[config.mk]
export PLATFORM = sky130hd
export DESIGN_NAME = synch_fifo
export DESIGN_NICKNAME = synch_fifo
export VERILOG_FILES = /design/flow/design.v
export SDC_FILE = /design/flow/constraint.sdc
export NUM_CORES = 4
export LEC_CHECK = 0
export ABC_AREA = 0
export CAP_MARGIN = 20
export CORE_ASPECT_RATIO = 0.53
export CORE_MARGIN = 2
export CORE_UTILIZATION = 52
export CTS_CLUSTER_DIAMETER = 363
export GPL_ROUTABILITY_DRIVEN = 0
export GPL_TIMING_DRIVEN = 1
export MAX_ROUTING_LAYER = met4
export MIN_ROUTING_LAYER = met2
export PLACE_DENSITY_LB_ADDON = 0.08
export SLEW_MARGIN = 20
[constraint.sdc]
create_clock -name core_clock -period 5.12 [get_ports {clk}]
set_input_delay 1.0240 -clock core_clock [delete_from_list [all_inputs] [get_ports {clk}]]
set_output_delay 1.0240 -clock core_clock [all_outputs]
set_load 0.01 [all_outputs]
[design.v]
`timescale 1ns / 1ps
module synch_fifo #(
    parameter   FIFO_WIDTH = 32,                       
    parameter   FIFO_DEPTH = 16,                       
    parameter   FIFO_PTR = 4                           
) (
    input       clk,                                   
    input       rst_n,                                 
    input       fifo_wren,                             
    input       fifo_rden,                             
    input       [FIFO_WIDTH-1:0] fifo_wrdata,          
    output reg  [FIFO_WIDTH-1:0] fifo_rddata,          
    output      fifo_full,                             
    output      fifo_empty,                            
    output      [FIFO_PTR:0] fifo_room_avail,          
    output      [FIFO_PTR:0] fifo_data_avail           
);
reg [FIFO_WIDTH-1:0] mem [0:FIFO_DEPTH-1];       
reg [FIFO_PTR-1:0] wr_ptr, rd_ptr;               
reg [FIFO_PTR:0] count;                          
assign fifo_data_avail = count;
assign fifo_full = (count == FIFO_DEPTH - 1);        
assign fifo_empty = (count == 0);                
assign fifo_room_avail = FIFO_DEPTH - count;
always @(posedge clk or negedge rst_n) begin
    if (!rst_n) begin
        wr_ptr <= 0;
        rd_ptr <= 0;
        count <= 0;
    end else begin
        if (fifo_wren && !fifo_full && !fifo_rden) begin
            mem[wr_ptr] <= fifo_wrdata;
            wr_ptr <= (wr_ptr + 1) % FIFO_DEPTH;
            count <= count + 1;
        end
        if (fifo_rden && !fifo_wren && !fifo_empty) begin
            fifo_rddata <= mem[rd_ptr];
            rd_ptr <= (rd_ptr + 1) % FIFO_DEPTH;
            count <= count - 1;
        end
        if (fifo_wren && fifo_rden && !fifo_full) begin
            if (fifo_empty)
                fifo_rddata <= fifo_wrdata;
            else begin
                mem[wr_ptr] <= fifo_wrdata;
                fifo_rddata <= mem[rd_ptr];
                wr_ptr <= wr_ptr + 1;
                rd_ptr <= rd_ptr + 1;
            end
        end
    end
end
endmodule
[run.sh]
#!/bin/bash
# the make line also repeats each setting of config.mk as NAME=value (left out here)
make -C /OpenROAD-flow-scripts/flow DESIGN_CONFIG=/design/flow/config.mk WORK_HOME=/design/flow/orfs CLKGATE_MAP_FILE= finish
==> results.toml, run 1 <==
# flow metrics
[status]
outcome = "finished clean"

[routing]
routedWlPerCell_um = 30.8
dr.pass1.iters = 8
vias = 23400
route.detailed.drc = 0
ant_nets = 0
drt_iter0_drc = 4709
drt-vias-per-instance = 8.70
drt_wl_total_um = 82800

[floorplan]
die_area_um2 = 56000
die_w_um = 323
initCoreUtil = 0.531
pin_count = 80
die_y_um = 173
row_count = 61
core-area_um2 = 52900

[pwr]
p_seq_frac = 0.375
p_clk_frac = 0.236
p_seq_w = 0.00653
p_sw_frac = 0.387
switchingPower_w = 0.00674
comb-power_w = 0.00677
powerDensity_nw_per_um2 = 560
p_comb_frac = 0.389
p_total_w = 0.0174
top_power_group = "combinational cells"
power.internal_w = 0.0107
clk-power_w = 0.00411
vdd_drop_max_mv = 0.710
p_leak_nw = 10.5

[logic_synthesis]
mux_area_frac = 0.228
ys_sh_adder = 0.00534
ys_ff = 557
logic_family = "multiplexers"
ys_sh_simple = 0.0430
ys_cells = 1897
top_cells_by_count = "edfxtp_1, mux2_2, buf_2, nand2_1, a22oi_1"
netlist.area_leader.share = 0.582
syn_inst = 1897
ys_area_um2 = 28100
ys_sh_xor = 0.00405
synth-seq-area-share = 0.593
yosys_most_used_dff = "edfxtp_1"
area_leaders = "edfxtp_1, mux2_2, mux2i_1"
synth_top_cell_by_count = "edfxtp_1"
synthArstFlopShare = 0.0233
yosys.area.top_type = "edfxtp_1"
syn-num-nets = 1945
ys_sh_aoi = 0.0914
yosys_warnings = 2
avgSynthCellArea_um2 = 14.8
synth_area_um2 = 28100
edf_count = 544
yosysUniqueCellTypes = 69

[finish]
syn2layout_area_growth_pct = 10.6
fin_util = 0.588
nets = 1947
fin_cells = 2687

[worst_setup_path]
path_max_fanout = 55
cp.arrival_ns = 4.17
timing.rr.end = "fifo_rddata[29]"
crit_start = "rd_ptr[1]"
path_depth = 6
cp_top_family = "AND-OR/OR-AND gates"
ff2ff_setup_slack_ns = 1.31
cp_slowest_cell = "ha_4"
crit_chain = "inv_1 -> ha_4 -> a2111o_1 -> nand2_4 -> a2111oi_0 -> nor2_1"
reg2reg_depth = 6
criticalPathCategory = "reg -> reg"
endpoint_kind = "register"
critPathLaunchType = "register"
cpPeakStageDelay_ns = 0.85
cp_num_buf_inv = 1
critPathRequiredTime_ns = 5.48
r2r-start = "rd_ptr[1]"
crit_end = "fifo_rddata[29]"

[clock_tree]
tritoncts = "done"
clockBufferDepth = 3
clock.latency.late_pin_ns = 0.64
ctsHtreeMaxLevel = 2
clk_pin_slew_worst_paths_ns = 0.07
post_cts_buffers = 0
clock-root-buffer = "clkbuf_16"
cts.sinks = 557
ctsHoldBuffers = 0
ctsResizeCount = 0
numCtsBuffers = 51

[worst_hold_path]
hp-class = "in -> async"

[placed_design]
place.port_buffers = 79
place_inst = 2570
post-dp-hpwl_um = 44400

[sta]
min_period_ns = 3.81
tightest_slew_ns = 1.30
max_freq_mhz = 263
rsz0062_at_grt = "no"
hold_viol = 0
slew_violations = 0
maxSlewHeadroom = 0.136
finalSetupViolCount = 0
fin_tns_setup_ns = 0
skew_ns = 0.0232
period_used_share = 0.743

[global_route]
grt_first_pass_wirelength_um = 122000
grt_pass1_vias = 25900
grt_max_degree = 169
antenna_found_initial = 2
grtUsageTotal = 0.460
overflow = 0

[run]
warnings = 41
cap_violations = 0
## area by class of cell
| cell class | instances | area (µm²) |
|---|---|---|
| Sequential cell | 557 | 16700 |
| Multi-Input combinational cell | 1150 | 10500 |
| Timing Repair Buffer | 125 | 1210 |
| Clock inverter | 35 | 325 |
| Fill cell | 4164 | 21800 |
| Antenna cell | 22 | 55.1 |
| Clock buffer | 60 | 1350 |
| Inverter | 14 | 52.6 |
| Tap cell | 724 | 906 |
## layer usage
metal  share of wire  global-route usage  vias up  wire (µm)
met4           0.093              0.0771        0       7690
met2            0.45               0.499     7447      36900
li1                -                   -     7553          -
met5               0                   -        -          0
met3            0.46               0.640      798      38200
met1               0                   -     7574          0
## metrics by stage
| stage | area, µm² | setup WS [ns] | hold slack, ns |
|---|---|---|---|
| final | 31100 | 1.31 | 0.348 |
| after global routing | 31100 | 1.20 | 0.370 |
| after CTS | 31000 | 1.45 | 0.355 |
| after detailed placement | 29300 | 0.998 | 0.550 |
| after global placement | 29300 | 1.06 | 0.541 |
| after floorplan | 28100 | 0.350 | 0.527 |
==> run 2, diff against run 1 <==
Settings changed: ABC_AREA 0 to unset, CORE_ASPECT_RATIO 0.53 to unset, CORE_UTILIZATION 52 to 65, CTS_CLUSTER_DIAMETER 363 to unset, CTS_CLUSTER_SIZE set to 41, GPL_ROUTABILITY_DRIVEN 0 to unset, GPL_TIMING_DRIVEN 1 to unset, MAX_ROUTING_LAYER met4 to unset, MIN_ROUTING_LAYER met2 to unset, PLACE_DENSITY_LB_ADDON 0.08 to unset.
Clock period 5.12 ns to 8.72 ns, I/O delays scaled along.
==> run 2 against run 1 <==
Compared with the run above:
- still clean on timing, DRC and antenna
- flip-flop count unchanged
- global-route usage down 12 points
- first-iteration DRC count down 54%
- register-to-register slack improved by 3.1 ns
- synthesized cell count did not move
- cell count fell by 6.6%
==> results.toml, run 2 <==
# flow metrics
[status]
outcome = "finished clean"

[sta]
min_period_ns = 4.30
period_used_share = 0.493
hold_viol = 0
max_freq_mhz = 233
skew_ns = 0.0226
fin_tns_setup_ns = 0
maxSlewHeadroom = 0.243
slew_violations = 0
worst_slack_ns = 4.42
rsz0062_at_grt = "no"
finalSetupViolCount = 0
tightest_slew_ns = 1.14

[worst_setup_path]
crit_end = "mem[12][27]"
cpPeakStageDelay_ns = 0.77
cp_slowest_cell = "nand4_4"
crit_chain = "clkdlybuf4s50_1 -> nand2_1 -> a21oi_4 -> buf_16 -> nand4_4 -> mux2_1"
cp.arrival_ns = 4.65
ff2ff_setup_slack_ns = 4.45
path_max_fanout = 32
critPathRequiredTime_ns = 9.07
crit_start = "fifo_wren"
timing.rr.end = "fifo_rddata[18]"
cp_num_buf_inv = 2
r2r-start = "rd_ptr[1]"
criticalPathCategory = "in -> reg"
reg2reg_depth = 9
endpoint_kind = "register"
cp_top_family = "simple AND/OR/NAND/NOR gates"
critPathLaunchType = "input port"
path_depth = 6

[routing]
drt_iter0_drc = 2151
ant_nets = 0
n_antenna_cell = 0
route.detailed.drc = 0
dr.pass1.iters = 6
drt-vias-per-instance = 7.05
drt_wl_total_um = 75300
vias = 17700
routedWlPerCell_um = 30.0

[logic_synthesis]
synth-seq-area-share = 0.593
area_leaders = "edfxtp_1, mux2_2, mux2i_1"
edf_count = 544
ys_sh_adder = 0.00534
yosys_warnings = 2
ys_sh_simple = 0.0430
mux_area_frac = 0.228
syn_inst = 1897
yosys.area.top_type = "edfxtp_1"
synth_area_um2 = 28100
ys_cells = 1897
synthArstFlopShare = 0.0233
avgSynthCellArea_um2 = 14.8
yosys_most_used_dff = "edfxtp_1"
syn-num-nets = 1945
synth_top_cell_by_count = "edfxtp_1"
ys_sh_xor = 0.00405
logic_family = "multiplexers"
ys_ff = 557
ys_sh_aoi = 0.0914
ys_area_um2 = 28100
yosysUniqueCellTypes = 69
top_cells_by_count = "edfxtp_1, mux2_2, buf_2, nand2_1, a22oi_1"
netlist.area_leader.share = 0.582

[pwr]
p_leak_nw = 10.4
p_sw_frac = 0.362
clk-power_w = 0.00227
vdd_drop_max_mv = 0.474
p_seq_w = 0.00381
powerDensity_nw_per_um2 = 316
p_seq_frac = 0.393
p_comb_frac = 0.373
switchingPower_w = 0.00351
comb-power_w = 0.00362
top_power_group = "registers"
p_clk_frac = 0.234
power.internal_w = 0.00618

[worst_hold_path]
min_path_cells = 1
hold_end = "mem[4][16]"
hp-class = "reg -> reg"
hold_start = "mem[4][16]"

[floorplan]
pin_count = 80
die_y_um = 212
core-area_um2 = 42900
die_w_um = 212
initCoreUtil = 0.655
row_count = 76
die_area_um2 = 44900

[global_route]
antenna_found_initial = 0
grt_first_pass_wirelength_um = 111000
overflow = 0
grt_max_degree = 192
grtUsageTotal = 0.337
grt_pass1_vias = 17500

[finish]
nets = 1934
syn2layout_area_growth_pct = 9.23
fillerInstances = 2894
fin_cells = 2510

[clock_tree]
post_cts_buffers = 0
clock-root-buffer = "clkbuf_16"
clock.latency.late_pin_ns = 0.62
ctsResizeCount = 0
ctsHoldBuffers = 0
cts.sinks = 557
numCtsBuffers = 57
clk_pin_slew_worst_paths_ns = 0.06
tritoncts = "done"
clockBufferDepth = 3
ctsHtreeMaxLevel = 2

[placed_design]
place_inst = 2411
place.port_buffers = 79
place.gp.congestion = 0.774
post-dp-hpwl_um = 39300
post-place-ws_ns = 3.60

[run]
cap_violations = 0
warnings = 39
-- run 2: through the flow --
stage	hold slack [ns]	util	area (µm²)	total power (W)
floorplan	0.527	-	28100	0.00609
CTS	0.566	0.715	30700	0.00966
global placement	0.543	0.676	29000	0.00735
detailed placement	0.552	0.676	29000	0.00741
global route	0.584	0.715	30700	0.0100
finish	0.563	0.715	30700	0.00969
-- run 2: layout make-up --
type	instances	area, µm²	share of cell area
repair buffers	106	1060	0.0344
well taps	585	732	0.0239
clock inverters	19	113	0.00367
flip-flops and latches	557	16700	0.543
clock buffers	79	1550	0.0506
inverters	14	52.6	0.00171
multi-input cells	1150	10500	0.343
-- run 2: per-layer routing --
layer,vias to the layer above,routed length [µm],global-route usage
met5,-,0,0
met4,0,2050,0.102
met3,136,6360,0.0476
met2,880,35800,0.546
met1,9104,31100,0.477
li1,7582,-,-
==> run 3, diff against run 2 <==
Settings changed: CORE_UTILIZATION 65 to 26, CTS_CLUSTER_DIAMETER set to 271, CTS_CLUSTER_SIZE 41 to unset, GPL_TIMING_DRIVEN set to 0.
Clock period 8.72 ns to 10.0 ns, I/O delays scaled along.
==> run 3 against run 2 <==
Compared with the run above:
- cell count increased by 40%
- cell area increased by 7.0%
- die size increased by 150%
- setup slack improved by 1.0 ns
- sequential share of layout area decreased by 3.6 points
- routed wire length increased by 42%
- power decreased by 1.1%
- largest cell class unchanged
- first-iteration DRC count increased by 40%
- critical path depth increased by 1
- synthesized cell count unchanged
- combinational power increased by 15%
- largest power group is now combinational cells
==> results.toml, run 3 <==
# flow metrics
[pwr]
p_clk_frac = 0.228
p_comb_frac = 0.433
comb-power_w = 0.00415
vdd_drop_max_mv = 0.179
p_seq_w = 0.00325
powerDensity_nw_per_um2 = 292
p_sw_frac = 0.414
power.internal_w = 0.00562
top_power_group = "combinational cells"
p_seq_frac = 0.339
clk-power_w = 0.00218
p_leak_nw = 11.0
switchingPower_w = 0.00396

[logic_synthesis]
synthArstFlopShare = 0.0233
netlist.area_leader.share = 0.582
area_leaders = "edfxtp_1, mux2_2, mux2i_1"
ys_sh_adder = 0.00534
edf_count = 544
yosys_warnings = 2
ys_ff = 557
ys_sh_aoi = 0.0914
logic_family = "multiplexers"
yosysUniqueCellTypes = 69
syn-num-nets = 1945
synth_top_cell_by_count = "edfxtp_1"
ys_sh_simple = 0.0430
ys_cells = 1897
top_cells_by_count = "edfxtp_1, mux2_2, buf_2, nand2_1, a22oi_1"
synth-seq-area-share = 0.593
mux_area_frac = 0.228
ys_area_um2 = 28100
ys_sh_xor = 0.00405
syn_inst = 1897
yosys_most_used_dff = "edfxtp_1"
avgSynthCellArea_um2 = 14.8
yosys.area.top_type = "edfxtp_1"
synth_area_um2 = 28100

[worst_setup_path]
critPathLaunchType = "register"
criticalPathCategory = "reg -> out"
ff2ff_setup_slack_ns = 6.14
path_depth = 7
cp_slowest_cell = "clkdlybuf4s50_1"
crit_chain = "clkbuf_1 -> inv_1 -> ha_1 -> nor3b_1 -> ha_1 -> inv_1 -> clkdlybuf4s50_1"
cp_num_buf_inv = 4
critPathRequiredTime_ns = 8.00
path_max_fanout = 7
reg2reg_depth = 9
crit_start = "count[1]"
r2r-start = "rd_ptr[0]"
cp_top_family = "buffers and inverters"
cpPeakStageDelay_ns = 0.52
crit_end = "fifo_room_avail[4]"
endpoint_kind = "output pin"
cp.arrival_ns = 2.58
timing.rr.end = "fifo_rddata[30]"

[routing]
drt-vias-per-instance = 5.59
dr.pass1.iters = 8
vias = 19600
route.detailed.drc = 0
drt_iter0_drc = 3010
drt_wl_total_um = 107000
routedWlPerCell_um = 30.5
ant_nets = 0

[finish]
seq_area_um2 = 16700
syn2layout_area_growth_pct = 16.9
fin_util = 0.307
comb_area_um2 = 10500
fin_area_um2 = 32800
nets = 2100
fillerInstances = 10500

[sta]
worst_slack_ns = 5.42
max_freq_mhz = 219
slew_violations = 0
period_used_share = 0.458
finalSetupViolCount = 0
rsz0062_at_grt = "no"
maxSlewHeadroom = 0.123
whs_ns = 0.566
min_period_ns = 4.58
tightest_slew_ns = 1.32
hold_viol = 0
skew_ns = 0.0185

[clock_tree]
ctsResizeCount = 0
clockBufferDepth = 3
clock.latency.late_pin_ns = 0.65
clk_pin_slew_worst_paths_ns = 0.06
ctsHoldBuffers = 0
numCtsBuffers = 61
ctsHtreeMaxLevel = 2
cts.sinks = 557
post_cts_buffers = 0
tritoncts = "done"
clock-root-buffer = "clkbuf_16"

[global_route]
grt_first_pass_wirelength_um = 148000
grt_max_degree = 104
overflow = 0
antenna_found_initial = 8
grt_pass1_vias = 19300
grtUsageTotal = 0.187

[worst_hold_path]
hold_end = "mem[7][15]"
hold_start = "mem[7][15]"
min_path_cells = 1
hp-class = "reg -> reg"

[floorplan]
initCoreUtil = 0.262
die_w_um = 333
row_count = 120
core-area_um2 = 107000
die_area_um2 = 111000
pin_count = 80
die_y_um = 333

[placed_design]
detailed_place.area_um2 = 30900
place.gp.congestion = 0.907
place.port_buffers = 79
post-place-ws_ns = 5.16
post-dp-hpwl_um = 68400

[status]
outcome = "finished clean"

[run]
warnings = 36
cap_violations = 0
==> run 3: cell type report <==
class | count | area share
diodes | 5 | 0.000381
plain buffers | 176 | 0.0294
clock buffers | 82 | 0.0511
clock inverters | 29 | 0.00579
inverters | 14 | 0.00160
multi-input cells | 1150 | 0.318
flip-flops and latches | 557 | 0.507
well taps | 1403 | 0.0534
repair buffers | 92 | 0.0328
==> run 3: through the flow <==
step | total power (W) | TNS (ns) | std cells
after floorplan | 0.00531 | 0 | 1897
after global placement | 0.00730 | -5954.91 | 3379
after detailed placement | 0.00729 | 0 | 3391
after CTS | 0.00945 | 0 | 3502
after global routing | 0.00976 | 0 | 3503
final | 0.00959 | 0 | 3508
==> run 3: metal layers <==
layer  part of all wire  up-vias  GRT usage
met1               0.38    10100      0.236
met2               0.45     1243      0.292
met3               0.12      310     0.0512
li1                   -     7923          -
met5            0.00075        -          0
met4              0.056       12     0.0992
==> run 4, diff against run 3 <==
Settings changed: CORE_UTILIZATION 26 to 68, CTS_CLUSTER_DIAMETER 271 to unset, CTS_CLUSTER_SIZE set to 27, GPL_TIMING_DRIVEN 0 to unset, SETUP_SLACK_MARGIN set to 0.42.
Clock period 10.0 ns to 2.79 ns, I/O delays scaled along.
==> run 4 against run 3 <==
Compared with the run above:
- global-route usage rose by 18 points
- register-to-register slack worse by 6.0 ns
- cell area is 2.0% higher
- sequential share of layout area down 0.94 points
- still clean
- first-iteration DRC count decreased by 13%
- synthesized cell count unchanged
- clock power grew to 3.2 times the previous value
- sequential power rose to 3.6 times the previous value
==> results.toml, run 4 <==
# flow metrics
[status]
outcome = "finished clean"

[worst_setup_path]
cp_slowest_cell = "dfrtp_1"
criticalPathCategory = "reg -> reg"
cp_num_buf_inv = 7
cpPeakStageDelay_ns = 0.42
endpoint_kind = "register"
crit_chain = "inv_4 -> ha_4 -> nor3b_2 -> ha_2 -> buf_6 -> a21oi_4 -> buf_12 -> buf_12 -> nand4_1 -> buf_6 -> buf_6 -> buf_12 -> mux2_2"
reg2reg_depth = 13
path_max_fanout = 8
timing.rr.end = "mem[15][5]"
crit_end = "mem[15][5]"
cp.arrival_ns = 2.99
path_depth = 13
ff2ff_setup_slack_ns = 0.16
cp_top_family = "buffers and inverters"
critPathLaunchType = "register"
crit_start = "count[1]"
r2r-start = "count[1]"
critPathRequiredTime_ns = 3.15

[logic_synthesis]
syn_inst = 1897
edf_count = 544
avgSynthCellArea_um2 = 14.8
ys_ff = 557
netlist.area_leader.share = 0.582
yosys.area.top_type = "edfxtp_1"
ys_sh_simple = 0.0430
ys_sh_aoi = 0.0914
yosys_warnings = 2
synthArstFlopShare = 0.0233
synth_area_um2 = 28100
ys_sh_adder = 0.00534
mux_area_frac = 0.228
yosys_most_used_dff = "edfxtp_1"
top_cells_by_count = "edfxtp_1, mux2_2, buf_2, nand2_1, a22oi_1"
synth_top_cell_by_count = "edfxtp_1"
area_leaders = "edfxtp_1, mux2_2, mux2i_1"
synth-seq-area-share = 0.593
yosysUniqueCellTypes = 69
ys_area_um2 = 28100
syn-num-nets = 1945
ys_cells = 1897
ys_sh_xor = 0.00405
logic_family = "multiplexers"

[run]
warnings = 38
cap_violations = 0

[routing]
dr.pass1.iters = 9
n_antenna_cell = 0
drt-vias-per-instance = 7.31
drt_wl_total_um = 84900
route.detailed.drc = 0
vias = 19400
routedWlPerCell_um = 32.1
ant_nets = 0
drt_iter0_drc = 2613

[pwr]
clk-power_w = 0.00702
top_power_group = "combinational cells"
p_comb_frac = 0.438
vdd_drop_max_mv = 0.927
powerDensity_nw_per_um2 = 1000
p_leak_nw = 11.9
p_seq_w = 0.0118
p_total_w = 0.0336
switchingPower_w = 0.0123
p_sw_frac = 0.366
p_clk_frac = 0.209
comb-power_w = 0.0147
p_seq_frac = 0.353
power.internal_w = 0.0213

[sta]
tightest_slew_ns = 0.838
fin_tns_setup_ns = 0
skew_ns = 0.0178
maxSlewHeadroom = 0.439
slew_violations = 0
hold_viol = 0
min_period_ns = 2.63
max_freq_mhz = 381
rsz0062_at_grt = "yes"
period_used_share = 0.941
finalSetupViolCount = 0

[floorplan]
row_count = 74
core-area_um2 = 40800
die_w_um = 207
initCoreUtil = 0.688
pin_count = 80
die_y_um = 207
die_area_um2 = 43000

[clock_tree]
cts.sinks = 557
ctsHtreeMaxLevel = 2
clk_pin_slew_worst_paths_ns = 0.06
clock-root-buffer = "clkbuf_16"
clockBufferDepth = 3
clock.latency.late_pin_ns = 0.61
ctsHoldBuffers = 0
numCtsBuffers = 56
tritoncts = "done"

[placed_design]
place.port_buffers = 79
place.gp.congestion = 0.811
post-dp-hpwl_um = 47200

[finish]
syn2layout_area_growth_pct = 19.2
fillerInstances = 2182
nets = 2120
seq_area_um2 = 16700
comb_area_um2 = 10900

[global_route]
grt_first_pass_wirelength_um = 121000
overflow = 0
grt_max_degree = 89
antenna_found_initial = 1
grt_pass1_vias = 18700
grtUsageTotal = 0.372

[worst_hold_path]
hp-class = "in -> async"
==> run 4: per-layer routing <==
layer	GRT usage	wire, µm	up-vias	part of all wire
met5	0	15	-	0.00018
met4	0.151	4210	2	0.050
met3	0.0752	9780	279	0.12
met2	0.585	39600	1301	0.47
met1	0.514	31300	9801	0.37
li1	-	-	7972	-
==> run 4: layout make-up <==
type	count	share of cell area
inverter	14	0.00168
clock inverter	34	0.00572
timing repair buffer	293	0.107
sequential	557	0.498
tap	532	0.0199
clock buffer	68	0.0438
multi-input combinational	1150	0.324
==> run 4: what timing repair did <==
| item | in CTS | in global routing |
|---|---|---|
| setup endpoints to repair | 543 | 546 |
| gates resized | 60 | 88 |
| hold endpoints to repair | 0 | 0 |
| pin swaps | 6 | 20 |
| buffers inserted | 50 | 24 |
| cloned | 5 | 9 |
==> run 4: metrics by stage <==
step / util / worst slack (ns) / cells / hold WS (ns) / area, µm²
global placement: 0.741 / 0.105 / 2458 / 0.539 / 30300
finish: 0.820 / 0.164 / 2648 / 0.300 / 33500
CTS: 0.801 / 0.264 / 2615 / 0.270 / 32700
global route: 0.820 / 0.132 / 2648 / 0.288 / 33500
detailed placement: 0.741 / 0.0802 / 2458 / 0.555 / 30300
floorplan: - / 0.147 / 1897 / 0.262 / 28200
==> run 5, diff against run 4 <==
Settings changed: ABC_AREA set to 1, CAP_MARGIN 20 to 0, CORE_UTILIZATION 68 to 72, CTS_CLUSTER_DIAMETER set to 286, CTS_CLUSTER_SIZE 27 to 10, SETUP_SLACK_MARGIN 0.42 to 0.79, TNS_END_PERCENT set to 10.
Clock period 2.79 ns to 2.75 ns, I/O delays scaled along.
==> run 5 against run 4 <==
Compared with the run above:
- the flow now stops in global routing (5_1_grt)
- synthesized cell count is 63% higher
- area after synthesis down 2.5%
- die size fell by 7.8%
==> results.toml, run 5 <==
# yosys + openroad results
[clock_tree]
clock-root-buffer = "clkbuf_16"
cts.sinks = 557
ctsHtreeMaxLevel = 2
numCtsBuffers = 61
clockBufferDepth = 3

[logic_synthesis]
ys_sh_aoi = 0.0972
ys_ff = 557
top_cells_by_count = "nand2_1, edfxtp_1, o21ai_0, nor2_1, clkbuf_1"
yosys.area.top_type = "edfxtp_1"
ys_area_um2 = 27400
synthArstFlopShare = 0.0233
area_leaders = "edfxtp_1, nand2_1, o21ai_0"
syn_inst = 3100
ys_sh_xor = 0.00288
yosys_warnings = 2
mux_area_frac = 0
synth_top_cell_by_count = "nand2_1"
yosys_most_used_dff = "edfxtp_1"
syn-num-nets = 3148
synth-seq-area-share = 0.608
synth_area_um2 = 27400
ys_sh_adder = 0.00548
ys_cells = 3100
logic_family = "simple AND/OR/NAND/NOR gates"
yosysUniqueCellTypes = 29
avgSynthCellArea_um2 = 8.83
netlist.area_leader.share = 0.597
edf_count = 544
ys_sh_simple = 0.242

[placed_design]
place.gp.congestion = 0.867
detailed_place.area_um2 = 29100
post-dp-hpwl_um = 47900
post-place-ws_ns = -0.0154
place.port_buffers = 79

[floorplan]
die_w_um = 199
row_count = 71
initCoreUtil = 0.729
die_area_um2 = 39600
pin_count = 80
core-area_um2 = 37600
die_y_um = 199

[global_route]
grtUsageTotal = 0.814
overflow = 9

[status]
failed_stage = "global routing (5_1_grt)"
firstError = "[ERROR GRT-0232] Routing congestion too high. Check the congestion heatmap in the GUI."
outcome = "stopped before the end"
-- run 5: repair_timing --
| item | in CTS |
|---|---|
| gates resized | 315 |
| buffers inserted | 113 |
| hold buffers | 0 |
| pin swaps | 119 |
| gates cloned | 34 |
| endpoints found under the setup margin | 627 |
-- run 5: per-stage QoR --
stage | std cells | TNS, ns
floorplan | 3100 | 0
global placement | 3581 | 0
detailed placement | 3581 | -0.0222
CTS | 3818 | 0
-- run 5: routing by layer --
metal | global-route usage | overflow
met3 | 0.725 | 1
met2 | 0.915 | 4
met4 | 0.774 | 4
met1 | 0.826 | 0
met5 | 0.547 | 0
==> run 6, diff against run 5 <==
Settings changed: ABC_AREA 1 to unset, CAP_MARGIN 0 to 20, CORE_UTILIZATION 72 to 66, CTS_CLUSTER_DIAMETER 286 to unset, CTS_CLUSTER_SIZE 10 to 72, SETUP_SLACK_MARGIN 0.79 to unset, TNS_END_PERCENT 10 to unset.
Clock period 2.75 ns to 8.08 ns, I/O delays scaled along.
==> run 6 against run 5 <==
Compared with the run above:
- now clean on timing, DRC and antenna
- synthesized cell count down 39%
- area after synthesis is 2.6% higher
- die size increased by 12%
==> results.toml, run 6 <==
# flow metrics
[logic_synthesis]
synth_area_um2 = 28100
synth_top_cell_by_count = "edfxtp_1"
yosys_most_used_dff = "edfxtp_1"
ys_area_um2 = 28100
yosysUniqueCellTypes = 69
edf_count = 544
ys_sh_xor = 0.00405
yosys.area.top_type = "edfxtp_1"
avgSynthCellArea_um2 = 14.8
logic_family = "multiplexers"
area_leaders = "edfxtp_1, mux2_2, mux2i_1"
ys_sh_aoi = 0.0914
ys_sh_simple = 0.0430
syn-num-nets = 1945
syn_inst = 1897
top_cells_by_count = "edfxtp_1, mux2_2, buf_2, nand2_1, a22oi_1"
ys_cells = 1897
yosys_warnings = 2
mux_area_frac = 0.228
ys_sh_adder = 0.00534
synthArstFlopShare = 0.0233
netlist.area_leader.share = 0.582
synth-seq-area-share = 0.593
ys_ff = 557

[worst_setup_path]
r2r-start = "count[0]"
cp_num_buf_inv = 3
criticalPathCategory = "in -> reg"
crit_start = "fifo_wren"
path_max_fanout = 19
critPathRequiredTime_ns = 8.42
cp_top_family = "buffers and inverters"
cp_slowest_cell = "nand4_1"
critPathLaunchType = "input port"
cp.arrival_ns = 4.77
endpoint_kind = "register"
path_depth = 7
cpPeakStageDelay_ns = 0.81
crit_chain = "clkdlybuf4s50_1 -> nand2_1 -> a21oi_4 -> buf_16 -> nand4_1 -> buf_4 -> mux2_2"
ff2ff_setup_slack_ns = 4.08
reg2reg_depth = 9
crit_end = "mem[15][1]"
timing.rr.end = "mem[15][1]"

[sta]
finalSetupViolCount = 0
tightest_slew_ns = 1.18
max_freq_mhz = 226
skew_ns = 0.0125
fin_tns_setup_ns = 0
rsz0062_at_grt = "no"
slew_violations = 0
period_used_share = 0.548
min_period_ns = 4.43
hold_viol = 0
maxSlewHeadroom = 0.214

[floorplan]
die_y_um = 210
initCoreUtil = 0.670
row_count = 75
core-area_um2 = 41900
die_w_um = 210
pin_count = 80
die_area_um2 = 44200

[global_route]
met3_usage = 0.0526
use_met2 = 0.541
gr-usage-met1 = 0.467
grtUsageTotal = 0.336
grt_pass1_vias = 17400
gr-max-usage-layer = "met2"
grt_first_pass_wirelength_um = 109000
grt_max_degree = 169
overflow = 0
antenna_found_initial = 1

[run]
cap_violations = 0
warnings = 39

[clock_tree]
clock-root-buffer = "clkbuf_16"
tritoncts = "done"
ctsResizeCount = 0
cts.sinks = 557
clk_pin_slew_worst_paths_ns = 0.06
numCtsBuffers = 56
ctsHoldBuffers = 0
clockBufferDepth = 3
clock.latency.late_pin_ns = 0.61
post_cts_buffers = 0
ctsHtreeMaxLevel = 2

[routing]
n_antenna_cell = 0
route.detailed.drc = 0
routedWlPerCell_um = 30.2
drt_wl_total_um = 74500
drt_iter0_drc = 2161
vias = 17700
drt-vias-per-instance = 7.19
dr.pass1.iters = 6
ant_nets = 0

[worst_hold_path]
min_path_cells = 1
hold_start = "mem[7][25]"
hp-class = "reg -> reg"
hold_end = "mem[7][25]"

[finish]
syn2layout_area_growth_pct = 9.13
nets = 1929
fin_area_um2 = 30700

[pwr]
vdd_drop_max_mv = 0.256
clk-power_w = 0.00253
p_comb_frac = 0.369
p_sw_frac = 0.358
p_leak_nw = 10.4
p_seq_frac = 0.390
p_seq_w = 0.00409
top_power_group = "registers"
powerDensity_nw_per_um2 = 343
power.internal_w = 0.00674
comb-power_w = 0.00388
p_clk_frac = 0.241
switchingPower_w = 0.00376

[placed_design]
detailed_place.area_um2 = 28900
post-dp-hpwl_um = 38700
place.port_buffers = 79
place.gp.congestion = 0.770

[status]
outcome = "finished clean"
[run 6: cell type report]
type / count / area (µm²)
multi-input combinational: 1150 / 10500
tap: 539 / 674
inverter: 14 / 52.6
clock inverter: 30 / 255
timing repair buffer: 102 / 1010
clock buffer: 72 / 1480
sequential: 557 / 16700
fill: 2796 / 11300
[run 6: metrics by stage]
stage / power (W) / setup slack (ns) / utilization / std cells / hold WS [ns]
6_report: 0.0105 / 3.65 / 0.731 / 2464 / 0.565
3_5_place_dp: 0.00796 / 2.75 / 0.689 / 2361 / 0.555
5_1_grt: 0.0109 / 3.50 / 0.731 / 2464 / 0.584
2_1_floorplan: 0.00658 / 3.01 / - / 1897 / 0.527
4_1_cts: 0.0105 / 3.36 / 0.730 / 2463 / 0.569
3_3_place_gp: 0.00788 / 2.76 / 0.689 / 2361 / 0.539
[run 6: layer usage]
layer,up-vias,part of all wire
li1,7574,-
met1,9091,0.40
met2,873,0.48
met3,170,0.085
met4,0,0.038
met5,-,0
==> run 7, diff against run 6 <==
Settings changed: CORE_UTILIZATION 66 to 61, CTS_CLUSTER_SIZE 72 to unset.
Clock period 8.08 ns to 5.72 ns, I/O delays scaled along.
==> run 7 against run 6 <==
Compared with the run above:
- still clean on timing, DRC and antenna
- register-to-register slack worse by 2.3 ns
- clock skew shrank 0.0020 ns
- sequential share of layout area is 0.15 points lower
- combinational power increased by 42%
- worst hold slack barely moved
- global-route usage down 1.5 points
- critical path type is now reg -> reg
==> results.toml, run 7 <==
# flow metrics
[status]
outcome = "finished clean"

[sta]
max_freq_mhz = 255
rsz0062_at_grt = "no"
period_used_share = 0.685
slew_violations = 0
finalSetupViolCount = 0
maxSlewHeadroom = 0.215
hold_viol = 0
skew_ns = 0.0105
tightest_slew_ns = 1.18
min_period_ns = 3.92
fin_tns_setup_ns = 0

[clock_tree]
clock.latency.late_pin_ns = 0.63
clock-root-buffer = "clkbuf_16"
tritoncts = "done"
clk_pin_slew_worst_paths_ns = 0.06
cts.sinks = 557
ctsHoldBuffers = 0
ctsHtreeMaxLevel = 2
post_cts_buffers = 0
clockBufferDepth = 3
numCtsBuffers = 58
ctsResizeCount = 0

[logic_synthesis]
logic_family = "multiplexers"
ys_sh_xor = 0.00405
ys_cells = 1897
synth-seq-area-share = 0.593
avgSynthCellArea_um2 = 14.8
yosys_most_used_dff = "edfxtp_1"
mux_area_frac = 0.228
ys_sh_simple = 0.0430
yosys.area.top_type = "edfxtp_1"
edf_count = 544
syn_inst = 1897
netlist.area_leader.share = 0.582
syn-num-nets = 1945
area_leaders = "edfxtp_1, mux2_2, mux2i_1"
ys_sh_aoi = 0.0914
synth_area_um2 = 28100
yosysUniqueCellTypes = 69
ys_sh_adder = 0.00534
ys_ff = 557
synth_top_cell_by_count = "edfxtp_1"
top_cells_by_count = "edfxtp_1, mux2_2, buf_2, nand2_1, a22oi_1"
yosys_warnings = 2
ys_area_um2 = 28100
synthArstFlopShare = 0.0233

[worst_setup_path]
crit_chain = "inv_1 -> ha_1 -> nor3b_1 -> ha_1 -> a21oi_4 -> nand4_4 -> mux2_1"
cpMostUsedCell = "ha_1"
endpoint_kind = "register"
cp_slowest_cell = "nand4_4"
reg2reg_depth = 7
cp.arrival_ns = 4.29
critPathLaunchType = "register"
ff2ff_setup_slack_ns = 1.80
path_max_fanout = 32
criticalPathCategory = "reg -> reg"
cpPeakStageDelay_ns = 0.94
timing.rr.end = "mem[13][14]"
cp_num_buf_inv = 1
cp_top_family = "simple AND/OR/NAND/NOR gates"
crit_start = "count[0]"
crit_end = "mem[13][14]"
critPathRequiredTime_ns = 6.08
path_depth = 7
r2r-start = "count[0]"

[finish]
fin_cells = 2532
fin_area_um2 = 30700
nets = 1935
syn2layout_area_growth_pct = 9.42
fillerInstances = 3213
seq_area_um2 = 16700
comb_area_um2 = 10500
fin_util = 0.677

[pwr]
vdd_drop_max_mv = 0.381
powerDensity_nw_per_um2 = 483
p_seq_frac = 0.391
p_sw_frac = 0.362
switchingPower_w = 0.00537
clk-power_w = 0.00354
p_comb_frac = 0.370
top_power_group = "registers"
p_leak_nw = 10.4
comb-power_w = 0.00550
p_clk_frac = 0.239
p_seq_w = 0.00581
power.internal_w = 0.00948

[placed_design]
place.gp.congestion = 0.762
post-dp-hpwl_um = 39000
place.port_buffers = 79
place_inst = 2427
detailed_place.area_um2 = 29000

[routing]
vias = 17600
n_antenna_cell = 0
dr.pass1.iters = 5
drt_wl_total_um = 76300
ant_nets = 0
drt-vias-per-instance = 6.97
route.detailed.drc = 0
drt_iter0_drc = 2232
routedWlPerCell_um = 30.1

[worst_hold_path]
hold_start = "mem[0][17]"
min_path_cells = 1
hp-class = "reg -> reg"
hold_end = "mem[0][17]"

[run]
warnings = 39
cap_violations = 0

[floorplan]
pin_count = 80
core-area_um2 = 45400
row_count = 78
die_w_um = 219
die_area_um2 = 47800
die_y_um = 219
initCoreUtil = 0.619

[global_route]
grt_first_pass_wirelength_um = 112000
grt_max_degree = 142
grt_pass1_vias = 17300
overflow = 0
antenna_found_initial = 1
grtUsageTotal = 0.321
-- run 7: area by class of cell --
class,count,share of cell area
tap,600,0.0244
timing repair buffer,106,0.0333
inverter,14,0.00171
sequential,557,0.542
multi-input combinational,1150,0.342
clock inverter,16,0.00220
clock buffer,89,0.0541
-- run 7: metal layers --
layer	track usage	share of wire
met1	0.453	0.42
met2	0.510	0.47
met3	0.0540	0.079
met4	0.101	0.032
met5	0	0.00010
-- run 7: stage by stage --
stage	hold WS, ns	total power (W)	setup slack, ns
floorplan	0.527	0.00929	0.950
detailed placement	0.550	0.0113	1.19
global route	0.572	0.0154	1.68
global placement	0.541	0.0112	1.27
CTS	0.564	0.0148	1.76
finish	0.565	0.0149	1.80
==> run 8, diff against run 7 <==
Settings changed: CAP_MARGIN 20 to 30, CORE_MARGIN 2 to 6, CORE_UTILIZATION 61 to 26, CTS_CLUSTER_DIAMETER set to 316, GPL_TIMING_DRIVEN set to 0.
Clock period 5.72 ns to 10.0 ns, I/O delays scaled along.
==> run 8 against run 7 <==
Compared with the run above:
- highest routed layer unchanged
- non-clock buffer count grew 175
- largest power group is now combinational cells
- flip-flop count unchanged
- clock power shrank 37%
- worst hold slack lost 0.0036 ns
- critical path type is now in -> reg
- sequential power shrank 44%
==> results.toml, run 8 <==
# flow metrics
[worst_setup_path]
r2r-start = "count[1]"
critPathRequiredTime_ns = 10.34
ff2ff_setup_slack_ns = 6.32
path_depth = 7
cp_num_buf_inv = 6
crit_start = "rst_n"
crit_chain = "buf_8 -> buf_16 -> buf_16 -> buf_16 -> buf_16 -> a21boi_4 -> buf_16"
crit_end = "fifo_rddata[8]"
endpoint_kind = "register"
path_max_fanout = 88
cp_slowest_cell = "a21boi_4"
cp_top_family = "buffers and inverters"
criticalPathCategory = "in -> reg"
cp.arrival_ns = 4.89
reg2reg_depth = 11
critPathLaunchType = "input port"
cpMostUsedCell = "buf_16"
timing.rr.end = "fifo_rddata[31]"
cpPeakStageDelay_ns = 0.54

[sta]
rsz0062_at_grt = "no"
fin_tns_setup_ns = 0
maxSlewHeadroom = 0.260
tightest_slew_ns = 1.11
finalSetupViolCount = 0
max_freq_mhz = 220
whs_ns = 0.561
min_period_ns = 4.55
period_used_share = 0.455
slew_violations = 0
skew_ns = 0.0331
hold_viol = 0

[logic_synthesis]
synth_top_cell_by_count = "edfxtp_1"
yosys_warnings = 2
ys_sh_aoi = 0.0914
yosys_most_used_dff = "edfxtp_1"
ys_area_um2 = 28100
yosys.area.top_type = "edfxtp_1"
syn-num-nets = 1945
syn_inst = 1897
avgSynthCellArea_um2 = 14.8
top_cells_by_count = "edfxtp_1, mux2_2, buf_2, nand2_1, a22oi_1"
ys_sh_xor = 0.00405
edf_count = 544
synth_area_um2 = 28100
ys_ff = 557
yosysUniqueCellTypes = 69
logic_family = "multiplexers"
netlist.area_leader.share = 0.582
mux_area_frac = 0.228
synth-seq-area-share = 0.593
ys_sh_adder = 0.00534
ys_sh_simple = 0.0430
synthArstFlopShare = 0.0233
ys_cells = 1897
area_leaders = "edfxtp_1, mux2_2, mux2i_1"

[worst_hold_path]
hold_start = "mem[4][16]"
hold_end = "mem[4][16]"
hp-class = "reg -> reg"
min_path_cells = 1

[clock_tree]
ctsHoldBuffers = 0
clock.latency.late_pin_ns = 0.65
ctsHtreeMaxLevel = 2
post_cts_buffers = 0
clock-root-buffer = "clkbuf_16"
numCtsBuffers = 59
ctsResizeCount = 0
tritoncts = "done"
cts.sinks = 557
clockBufferDepth = 3
clk_pin_slew_worst_paths_ns = 0.06

[routing]
vias = 19800
drt-vias-per-instance = 5.62
route.detailed.drc = 0
ant_nets = 0
dr.pass1.iters = 8
drt_wl_total_um = 108000
routedWlPerCell_um = 30.6
drt_iter0_drc = 2827

[global_route]
overflow = 0
grt_max_degree = 100
grtUsageTotal = 0.177
antenna_found_initial = 5
grt_pass1_vias = 19400
grt_first_pass_wirelength_um = 149000

[placed_design]
place.gp.congestion = 0.915
place.port_buffers = 79
post-dp-hpwl_um = 69500
place_inst = 3401

[pwr]
powerDensity_nw_per_um2 = 294
comb-power_w = 0.00423
top_power_group = "combinational cells"
p_comb_frac = 0.435
p_sw_frac = 0.412
p_leak_nw = 11.1
switchingPower_w = 0.00400
vdd_drop_max_mv = 0.174
power.internal_w = 0.00571
p_clk_frac = 0.230
clk-power_w = 0.00223
p_seq_frac = 0.335
p_seq_w = 0.00325

[finish]
nets = 2111
fin_cells = 3522
syn2layout_area_growth_pct = 17.6

[floorplan]
core-area_um2 = 107000
pin_count = 80
die_y_um = 341
die_w_um = 341
die_area_um2 = 116000
row_count = 120
initCoreUtil = 0.262

[run]
cap_violations = 0
warnings = 33

[status]
outcome = "finished clean"
==> run 8: per-stage QoR <==
step / cell area, µm² / util / worst slack [ns] / total power (W)
final: 33000 / 0.309 / 5.45 / 0.00971
after CTS: 33000 / 0.308 / 5.40 / 0.00955
after detailed placement: 31100 / 0.290 / 4.71 / 0.00734
after floorplan: 28100 / - / 4.54 / 0.00531
after global routing: 33000 / 0.309 / 5.28 / 0.00989
after global placement: 30600 / 0.286 / -15.65 / 0.00729
==> run 8: layer usage <==
metal / up-vias / routed length, µm / track usage / part of all wire
li1: 7950 / - / - / -
met1: 10000 / 40200 / 0.227 / 0.37
met2: 1441 / 47200 / 0.267 / 0.44
met3: 359 / 13300 / 0.0523 / 0.12
met4: 6 / 7050 / 0.0974 / 0.065
met5: - / 42 / 0 / 0.00039
==> run 8: area by class of cell <==
cell class / count / area, µm²
diodes: 6 / 15.0
plain buffers: 176 / 970
clock buffers: 76 / 1560
clock inverters: 35 / 345
fillers: 10500 / 74000
inverters: 14 / 52.6
multi-input cells: 1150 / 10500
flip-flops and latches: 557 / 16700
well taps: 1403 / 1760
repair buffers: 105 / 1230
==> run 9, diff against run 8 <==
Settings changed: CAP_MARGIN 30 to 35, CELL_PAD_IN_SITES_GLOBAL_PLACEMENT set to 2, CORE_MARGIN 6 to 2, CORE_UTILIZATION 26 to 40, CTS_CLUSTER_DIAMETER 316 to 266, GPL_ROUTABILITY_DRIVEN set to 0, GPL_TIMING_DRIVEN 0 to unset, HOLD_SLACK_MARGIN set to 0.24, MIN_ROUTING_LAYER set to met2, SETUP_SLACK_MARGIN set to 0.41.
Clock period 10.0 ns to 3.7 ns, I/O delays scaled along.
==> run 9 against run 8 <==
Compared with the run above:
- still clean on timing, DRC and antenna
- combinational power grew 130%
- power increased to 2.6 times the previous value
- flip-flop count stayed put
- global-route usage up 20 points
- critical endpoint is now fifo_rddata[29]
==> results.toml, run 9 <==
# flow metrics
[placed_design]
post-place-ws_ns = 0.459
post-dp-hpwl_um = 52300
place.port_buffers = 79

[logic_synthesis]
ys_sh_simple = 0.0430
syn_inst = 1897
avgSynthCellArea_um2 = 14.8
edf_count = 544
mux_area_frac = 0.228
ys_cells = 1897
synth_area_um2 = 28100
yosys_most_used_dff = "edfxtp_1"
yosysUniqueCellTypes = 69
top_cells_by_count = "edfxtp_1, mux2_2, buf_2, nand2_1, a22oi_1"
ys_sh_adder = 0.00534
ys_sh_aoi = 0.0914
synthArstFlopShare = 0.0233
ys_area_um2 = 28100
synth-seq-area-share = 0.593
yosys_warnings = 2
synth_top_cell_by_count = "edfxtp_1"
ys_ff = 557
yosys.area.top_type = "edfxtp_1"
syn-num-nets = 1945
logic_family = "multiplexers"
ys_sh_xor = 0.00405
netlist.area_leader.share = 0.582
area_leaders = "edfxtp_1, mux2_2, mux2i_1"

[status]
outcome = "finished clean"

[sta]
tightest_slew_ns = 0.925
skew_ns = 0.0250
hold_viol = 0
period_used_share = 0.870
worst_slack_ns = 0.481
finalSetupViolCount = 0
rsz0062_at_grt = "no"
max_freq_mhz = 311
min_period_ns = 3.22
maxSlewHeadroom = 0.383
slew_violations = 0
fin_tns_setup_ns = 0

[global_route]
overflow = 0
grtUsageTotal = 0.380
grt_max_degree = 105
grt_pass1_vias = 26800
grt_first_pass_wirelength_um = 132000
antenna_found_initial = 2

[routing]
met2_length_um = 45300
vias = 23500
dr.pass1.iters = 6
routedWlPerCell_um = 31.1
ant_nets = 0
met3WireLength_um = 41100
drt_wl_total_um = 92500
route.detailed.drc = 0
drt_iter0_drc = 3468
drt-vias-per-instance = 7.90
wl_met1_um = 0
highest-signal-layer = "met5"

[clock_tree]
tritoncts = "done"
cts.sinks = 557
ctsResizeCount = 0
ctsHtreeMaxLevel = 3
numCtsBuffers = 69
clk_pin_slew_worst_paths_ns = 0.06
clock.latency.late_pin_ns = 0.62
post_cts_buffers = 0
clock-root-buffer = "clkbuf_16"
ctsHoldBuffers = 0
clockBufferDepth = 3

[worst_setup_path]
r2r-start = "rd_ptr[0]"
cpPeakStageDelay_ns = 0.58
critPathLaunchType = "register"
cp_top_family = "AND-OR/OR-AND gates"
cpMostUsedCell = "buf_4"
cp_slowest_cell = "a2111o_1"
crit_chain = "inv_1 -> ha_4 -> a2111o_1 -> nand2_4 -> buf_4 -> a2111oi_0 -> buf_4 -> nor2_1"
path_depth = 8
crit_start = "rd_ptr[0]"
cp.arrival_ns = 3.57
ff2ff_setup_slack_ns = 0.48
endpoint_kind = "register"
crit_end = "fifo_rddata[29]"
timing.rr.end = "fifo_rddata[29]"
cp_num_buf_inv = 3
critPathRequiredTime_ns = 4.05
path_max_fanout = 16
reg2reg_depth = 8
criticalPathCategory = "reg -> reg"

[finish]
seq_area_um2 = 16700
fillerInstances = 6238
comb_area_um2 = 10500
syn2layout_area_growth_pct = 15.1
nets = 2017

[pwr]
p_seq_frac = 0.353
comb-power_w = 0.00993
p_comb_frac = 0.391
powerDensity_nw_per_um2 = 786
vdd_drop_max_mv = 0.385
p_seq_w = 0.00898
switchingPower_w = 0.00965
p_leak_nw = 11.0
p_clk_frac = 0.256
power.internal_w = 0.0158
p_sw_frac = 0.380
clk-power_w = 0.00651
top_power_group = "combinational cells"

[floorplan]
die_area_um2 = 72400
die_y_um = 269
pin_count = 80
row_count = 97
die_w_um = 269
core-area_um2 = 69800
initCoreUtil = 0.403

[run]
cap_violations = 0
warnings = 36

[worst_hold_path]
hp-class = "in -> async"
==> run 9: metal layers <==
layer / GRT usage / up-vias
met5: 0.117 / -
met4: 0.0653 / 29
met3: 0.536 / 515
met2: 0.434 / 7527
met1: - / 7726
li1: - / 7707
==> run 9: metrics by stage <==
step / std cells / hold WS [ns] / cell area, µm² / total power (W) / util
global placement: 2837 / 0.540 / 30200 / 0.0186 / 0.433
floorplan: 1897 / 0.444 / 28100 / 0.0144 / -
global route: 2966 / 0.543 / 32300 / 0.0264 / 0.463
CTS: 2955 / 0.496 / 32300 / 0.0250 / 0.462
detailed placement: 2837 / 0.555 / 30200 / 0.0186 / 0.433
finish: 2975 / 0.506 / 32300 / 0.0254 / 0.463
==> run 9: cell type report <==
type / instances / area share
inverters: 14 / 0.00163
flip-flops and latches: 557 / 0.516
clock inverters: 25 / 0.00472
multi-input cells: 1150 / 0.325
clock buffers: 93 / 0.0591
diodes: 19 / 0.00147
repair buffers: 177 / 0.0559
well taps: 940 / 0.0364
==> run 10, diff against run 9 <==
Settings changed: ABC_AREA set to 1, CAP_MARGIN 35 to 20, CELL_PAD_IN_SITES_GLOBAL_PLACEMENT 2 to unset, CORE_UTILIZATION 40 to 72, CTS_CLUSTER_DIAMETER 266 to 200, CTS_CLUSTER_SIZE set to 40, GPL_ROUTABILITY_DRIVEN 0 to unset, HOLD_SLACK_MARGIN 0.24 to unset, MIN_ROUTING_LAYER met2 to unset, PLACE_DENSITY_LB_ADDON set to 0.13, SETUP_SLACK_MARGIN 0.41 to 0.67.
Clock period 3.7 ns to 2.75 ns, I/O delays scaled along.
==> run 10 against run 9 <==
Compared with the run above:
- the flow now stops in global routing (5_1_grt)
- die size down 45%
- area after synthesis down 2.5%
- synthesized cell count up 63%
==> results.toml, run 10 <==
# yosys + openroad results
[status]
outcome = "stopped before the end"
failed_stage = "global routing (5_1_grt)"
firstError = "[ERROR GRT-0232] Routing congestion too high. Check the congestion heatmap in the GUI."

[logic_synthesis]
synth_top_cell_by_count = "nand2_1"
yosys.area.top_type = "edfxtp_1"
ys_cells = 3100
avgSynthCellArea_um2 = 8.83
ys_sh_simple = 0.242
synth-seq-area-share = 0.608
logic_family = "simple AND/OR/NAND/NOR gates"
ys_area_um2 = 27400
yosysUniqueCellTypes = 29
area_leaders = "edfxtp_1, nand2_1, o21ai_0"
syn_inst = 3100
ys_sh_xor = 0.00288
syn-num-nets = 3148
ys_sh_aoi = 0.0972
synth_area_um2 = 27400
ys_sh_adder = 0.00548
yosys_most_used_dff = "edfxtp_1"
mux_area_frac = 0
top_cells_by_count = "nand2_1, edfxtp_1, o21ai_0, nor2_1, clkbuf_1"
netlist.area_leader.share = 0.597
edf_count = 544
ys_ff = 557
synthArstFlopShare = 0.0233
yosys_warnings = 2

[clock_tree]
clockBufferDepth = 3
clock-root-buffer = "clkbuf_16"
cts.sinks = 557
ctsHoldBuffers = 0
numCtsBuffers = 17
ctsHtreeMaxLevel = 1

[placed_design]
place.gp.congestion = 0.877
post-dp-hpwl_um = 47500
place.port_buffers = 79
post-place-ws_ns = 0.118

[global_route]
overflow = 261
grtUsageTotal = 0.877

[floorplan]
die_w_um = 199
initCoreUtil = 0.729
die_area_um2 = 39600
core-area_um2 = 37600
row_count = 71
die_y_um = 199
pin_count = 80
[run 10: timing repair]
action / CTS
cloned: 49
pin swaps: 31
setup endpoints to repair: 591
resized: 452
setup buffers: 119
[run 10: routing by layer]
metal | track usage | GRT overflow
met4 | 0.862 | 94
met1 | 0.882 | 31
met3 | 0.799 | 28
met5 | 0.673 | 4
met2 | 0.958 | 104
[run 10: stage by stage]
| step | area [µm²] | power [W] | utilization | cells |
|---|---|---|---|---|
| 4_1_cts | 33300 | 0.0304 | 0.886 | 3771 |
| 3_5_place_dp | 29200 | 0.0228 | 0.776 | 3581 |
| 3_3_place_gp | 29100 | 0.0223 | 0.775 | 3580 |
| 2_1_floorplan | 27600 | 0.0186 | - | 3100 |
==> run 11, diff against run 10 <==
Settings changed: ABC_AREA 1 to unset, CORE_UTILIZATION 72 to 68, CTS_CLUSTER_DIAMETER 200 to unset, CTS_CLUSTER_SIZE 40 to 26, PLACE_DENSITY_LB_ADDON 0.13 to unset, SETUP_SLACK_MARGIN 0.67 to 0.42.
Clock period 2.75 ns to 2.8 ns, I/O delays scaled along.
==> run 11 against run 10 <==
Compared with the run above:
- now clean on timing, DRC and antenna
- die size up 8.4%
- area after synthesis up 2.6%
- synthesized cell count is 39% lower
==> results.toml, run 11 <==
# flow metrics
[pwr]
switchingPower_w = 0.0123
p_leak_nw = 11.9
power.internal_w = 0.0211
top_power_group = "combinational cells"
clk-power_w = 0.00710
p_comb_frac = 0.432
vdd_drop_max_mv = 0.960
p_sw_frac = 0.368
p_seq_frac = 0.355
p_clk_frac = 0.213
comb-power_w = 0.0144
powerDensity_nw_per_um2 = 999
p_seq_w = 0.0118

[global_route]
grt_first_pass_wirelength_um = 119000
antenna_found_initial = 1
overflow = 0
grt_max_degree = 97
grtUsageTotal = 0.369
grt_pass1_vias = 18600
use_met2 = 0.583
met3_usage = 0.0646
gr-usage-met1 = 0.520
gr-max-usage-layer = "met2"

[routing]
vias = 19500
routedWlPerCell_um = 32.6
drt-vias-per-instance = 7.35
route.detailed.drc = 0
ant_nets = 0
dr.pass1.iters = 6
drt_wl_total_um = 86300
drt_iter0_drc = 3013

[worst_setup_path]
cp_top_family = "buffers and inverters"
crit_end = "mem[15][23]"
critPathLaunchType = "register"
endpoint_kind = "register"
cp.arrival_ns = 2.94
r2r-start = "count[1]"
reg2reg_depth = 11
path_max_fanout = 16
path_depth = 11
crit_chain = "inv_4 -> ha_4 -> nor3b_4 -> ha_4 -> buf_6 -> a21oi_4 -> buf_12 -> nand4_1 -> buf_6 -> clkbuf_16 -> mux2_2"
criticalPathCategory = "reg -> reg"
cpPeakStageDelay_ns = 0.39
cp_num_buf_inv = 5
crit_start = "count[1]"
timing.rr.end = "mem[15][23]"
ff2ff_setup_slack_ns = 0.23
cp_slowest_cell = "dfrtp_2"
critPathRequiredTime_ns = 3.17

[sta]
period_used_share = 0.917
tightest_slew_ns = 0.756
maxSlewHeadroom = 0.494
slew_violations = 0
hold_viol = 0
finalSetupViolCount = 0
skew_ns = 0.0186
min_period_ns = 2.57
rsz0062_at_grt = "yes"
max_freq_mhz = 390
fin_tns_setup_ns = 0

[floorplan]
pin_count = 80
die_area_um2 = 43000
row_count = 74
initCoreUtil = 0.688
core-area_um2 = 40800
die_y_um = 207
die_w_um = 207

[logic_synthesis]
yosys_warnings = 2
synthArstFlopShare = 0.0233
ys_sh_xor = 0.00405
edf_count = 544
ys_sh_simple = 0.0430
syn_inst = 1897
ys_sh_adder = 0.00534
syn-num-nets = 1945
mux_area_frac = 0.228
avgSynthCellArea_um2 = 14.8
ys_cells = 1897
yosys_most_used_dff = "edfxtp_1"
area_leaders = "edfxtp_1, mux2_2, mux2i_1"
logic_family = "multiplexers"
yosysUniqueCellTypes = 69
ys_sh_aoi = 0.0914
netlist.area_leader.share = 0.582
synth_area_um2 = 28100
yosys.area.top_type = "edfxtp_1"
synth-seq-area-share = 0.593
ys_area_um2 = 28100
ys_ff = 557
synth_top_cell_by_count = "edfxtp_1"
top_cells_by_count = "edfxtp_1, mux2_2, buf_2, nand2_1, a22oi_1"

[run]
cap_violations = 0
warnings = 38

[clock_tree]
clk_pin_slew_worst_paths_ns = 0.06
ctsHoldBuffers = 0
clock-root-buffer = "clkbuf_16"
tritoncts = "done"
ctsHtreeMaxLevel = 2
clockBufferDepth = 3
clock.latency.late_pin_ns = 0.63
cts.sinks = 557
numCtsBuffers = 57

[finish]
fin_util = 0.817
comb_area_um2 = 10700
seq_area_um2 = 16700
fillerInstances = 2180
nets = 2120
syn2layout_area_growth_pct = 18.8

[worst_hold_path]
hp-class = "in -> async"

[placed_design]
place.port_buffers = 79
post-dp-hpwl_um = 46900
place.gp.congestion = 0.851

[status]
outcome = "finished clean"
run 11: area by class of cell:
cell class                 instances  share of cell area
clock inverter                    35             0.00615
multi-input combinational       1150               0.321
timing repair buffer             292               0.107
antenna                            1           0.0000750
tap                              532              0.0199
sequential                       557               0.500
clock buffer                      69              0.0441
inverter                          14             0.00195
run 11: timing repair:
action	in CTS	in global routing
gates resized	50	69
cloned	3	18
setup buffers	25	45
pin swaps	5	27
endpoints found under the setup margin	511	539
run 11: layer usage:
| metal | routed length, µm | vias to the layer above |
|---|---|---|
| li1 | - | 7974 |
| met2 | 40000 | 1473 |
| met1 | 31200 | 9763 |
| met5 | 0 | - |
| met3 | 11200 | 267 |
| met4 | 3900 | 0 |
run 11: stage by stage:
stage / power (W) / hold WS [ns] / instance area, µm² / setup WS, ns / instances
floorplan: 0.0190 / 0.264 / 28200 / 0.157 / 1897
global placement: 0.0239 / 0.541 / 30200 / 0.125 / 2453
detailed placement: 0.0241 / 0.552 / 30200 / 0.0990 / 2454
CTS: 0.0317 / 0.206 / 32400 / 0.312 / 2586
global route: 0.0342 / 0.244 / 33400 / 0.210 / 2649
finish: 0.0333 / 0.218 / 33400 / 0.233 / 2650
==> run 12, diff against run 11 <==
Settings changed: CORE_UTILIZATION 68 to 56, CTS_CLUSTER_SIZE 26 to unset, HOLD_SLACK_MARGIN set to 0.3, SETUP_SLACK_MARGIN 0.42 to -0.46, TNS_END_PERCENT set to 5.
Clock period 2.8 ns to 5.22 ns, I/O delays scaled along.
==> run 12 against run 11 <==
Compared with the run above:
- still clean on timing, DRC and antenna
- cell area down 7.2%
- setup slack better by 1.4 ns
- sequential power shrank 46%
- clock skew fell by 0.0027 ns
- first-iteration DRC count down 35%
- highest routed layer is now met5
- clock power is 45% lower
- largest cell class unchanged
- synthesized cell count is the same
==> results.toml, run 12 <==
# flow metrics
[status]
outcome = "finished clean"

[routing]
routedWlPerCell_um = 30.1
drt_wl_total_um = 79100
dr.pass1.iters = 6
vias = 17700
drt-vias-per-instance = 6.72
route.detailed.drc = 0
drt_iter0_drc = 1964
ant_nets = 0

[pwr]
power.internal_w = 0.0104
comb-power_w = 0.00604
p_sw_frac = 0.365
p_comb_frac = 0.370
switchingPower_w = 0.00596
p_leak_nw = 10.5
powerDensity_nw_per_um2 = 528
clk-power_w = 0.00390
vdd_drop_max_mv = 0.661
p_seq_w = 0.00641
p_seq_frac = 0.392
p_clk_frac = 0.238
top_power_group = "registers"

[worst_setup_path]
crit_chain = "inv_1 -> ha_1 -> nor3b_1 -> ha_1 -> nand3_1 -> nand2b_2 -> nand2_4 -> a2111oi_0 -> nor2_1"
crit_end = "fifo_rddata[15]"
reg2reg_depth = 9
cp.arrival_ns = 3.95
endpoint_kind = "register"
cp_top_family = "simple AND/OR/NAND/NOR gates"
crit_start = "count[0]"
ff2ff_setup_slack_ns = 1.62
timing.rr.end = "fifo_rddata[15]"
critPathLaunchType = "register"
critPathRequiredTime_ns = 5.57
cpPeakStageDelay_ns = 0.79
r2r-start = "count[0]"
cpMostUsedCell = "ha_1"
criticalPathCategory = "reg -> reg"
path_max_fanout = 23
cp_slowest_cell = "nand2b_2"
path_depth = 9
cp_num_buf_inv = 1

[clock_tree]
clockBufferDepth = 3
ctsResizeCount = 0
post_cts_buffers = 0
clk_pin_slew_worst_paths_ns = 0.06
clock-root-buffer = "clkbuf_16"
clock.latency.late_pin_ns = 0.62
cts.sinks = 557
tritoncts = "done"
numCtsBuffers = 60
ctsHoldBuffers = 0
ctsHtreeMaxLevel = 2

[sta]
finalSetupViolCount = 0
hold_viol = 0
min_period_ns = 3.60
max_freq_mhz = 278
rsz0062_at_grt = "no"
tightest_slew_ns = 1.12
fin_tns_setup_ns = 0
period_used_share = 0.689
skew_ns = 0.0159
whs_ns = 0.565
maxSlewHeadroom = 0.256
slew_violations = 0

[logic_synthesis]
netlist.area_leader.share = 0.582
yosys_most_used_dff = "edfxtp_1"
ys_cells = 1897
ys_sh_simple = 0.0430
area_leaders = "edfxtp_1, mux2_2, mux2i_1"
avgSynthCellArea_um2 = 14.8
synth_top_cell_by_count = "edfxtp_1"
syn_inst = 1897
ys_sh_aoi = 0.0914
ys_area_um2 = 28100
top_cells_by_count = "edfxtp_1, mux2_2, buf_2, nand2_1, a22oi_1"
ys_sh_xor = 0.00405
yosysUniqueCellTypes = 69
ys_sh_adder = 0.00534
logic_family = "multiplexers"
syn-num-nets = 1945
yosys.area.top_type = "edfxtp_1"
synthArstFlopShare = 0.0233
synth_area_um2 = 28100
mux_area_frac = 0.228
edf_count = 544
ys_ff = 557
yosys_warnings = 2
synth-seq-area-share = 0.593

[floorplan]
pin_count = 80
die_area_um2 = 52000
initCoreUtil = 0.563
row_count = 82
core-area_um2 = 49900
die_w_um = 228
die_y_um = 228

[finish]
seq_area_um2 = 16700
fillerInstances = 3939
nets = 1951
syn2layout_area_growth_pct = 10.2
comb_area_um2 = 10500
fin_util = 0.621
fin_cells = 2627

[placed_design]
place.gp.congestion = 0.751
place.port_buffers = 79
place_inst = 2513
post-dp-hpwl_um = 42400

[worst_hold_path]
min_path_cells = 1
hp-class = "reg -> reg"
hold_end = "mem[0][21]"
hold_start = "mem[0][21]"

[global_route]
overflow = 0
antenna_found_initial = 1
grtUsageTotal = 0.303
grt_max_degree = 133
grt_pass1_vias = 17900
grt_first_pass_wirelength_um = 118000

[run]
warnings = 47
cap_violations = 0
## run 12: layout make-up
type                            count  share of cell area
Multi-Input combinational cell   1150               0.339
Timing Repair Buffer              120              0.0369
Clock buffer                       87              0.0525
Clock inverter                     26             0.00404
Inverter                           14             0.00170
Tap cell                          672              0.0272
Antenna cell                        1           0.0000808
Sequential cell                   557               0.538
## run 12: through the flow
step                      area [µm²]  setup WS (ns)  power (W)
after floorplan                28100          0.450     0.0102
after global placement         29200           1.24     0.0124
after detailed placement       29200           1.23     0.0125
after CTS                      31000           1.59     0.0164
after global routing           31000           1.37     0.0170
final                          31000           1.62     0.0164
## run 12: routing by layer
layer / GRT usage / vias up / routed length, µm
met4: 0.0911 / 2 / 2130
met3: 0.0483 / 139 / 5520
li1: - / 7629 / -
met2: 0.487 / 682 / 37400
met5: 0 / - / 11
met1: 0.428 / 9198 / 34000
Power figures rest on the tool's default switching activity, not on a simulated workload.
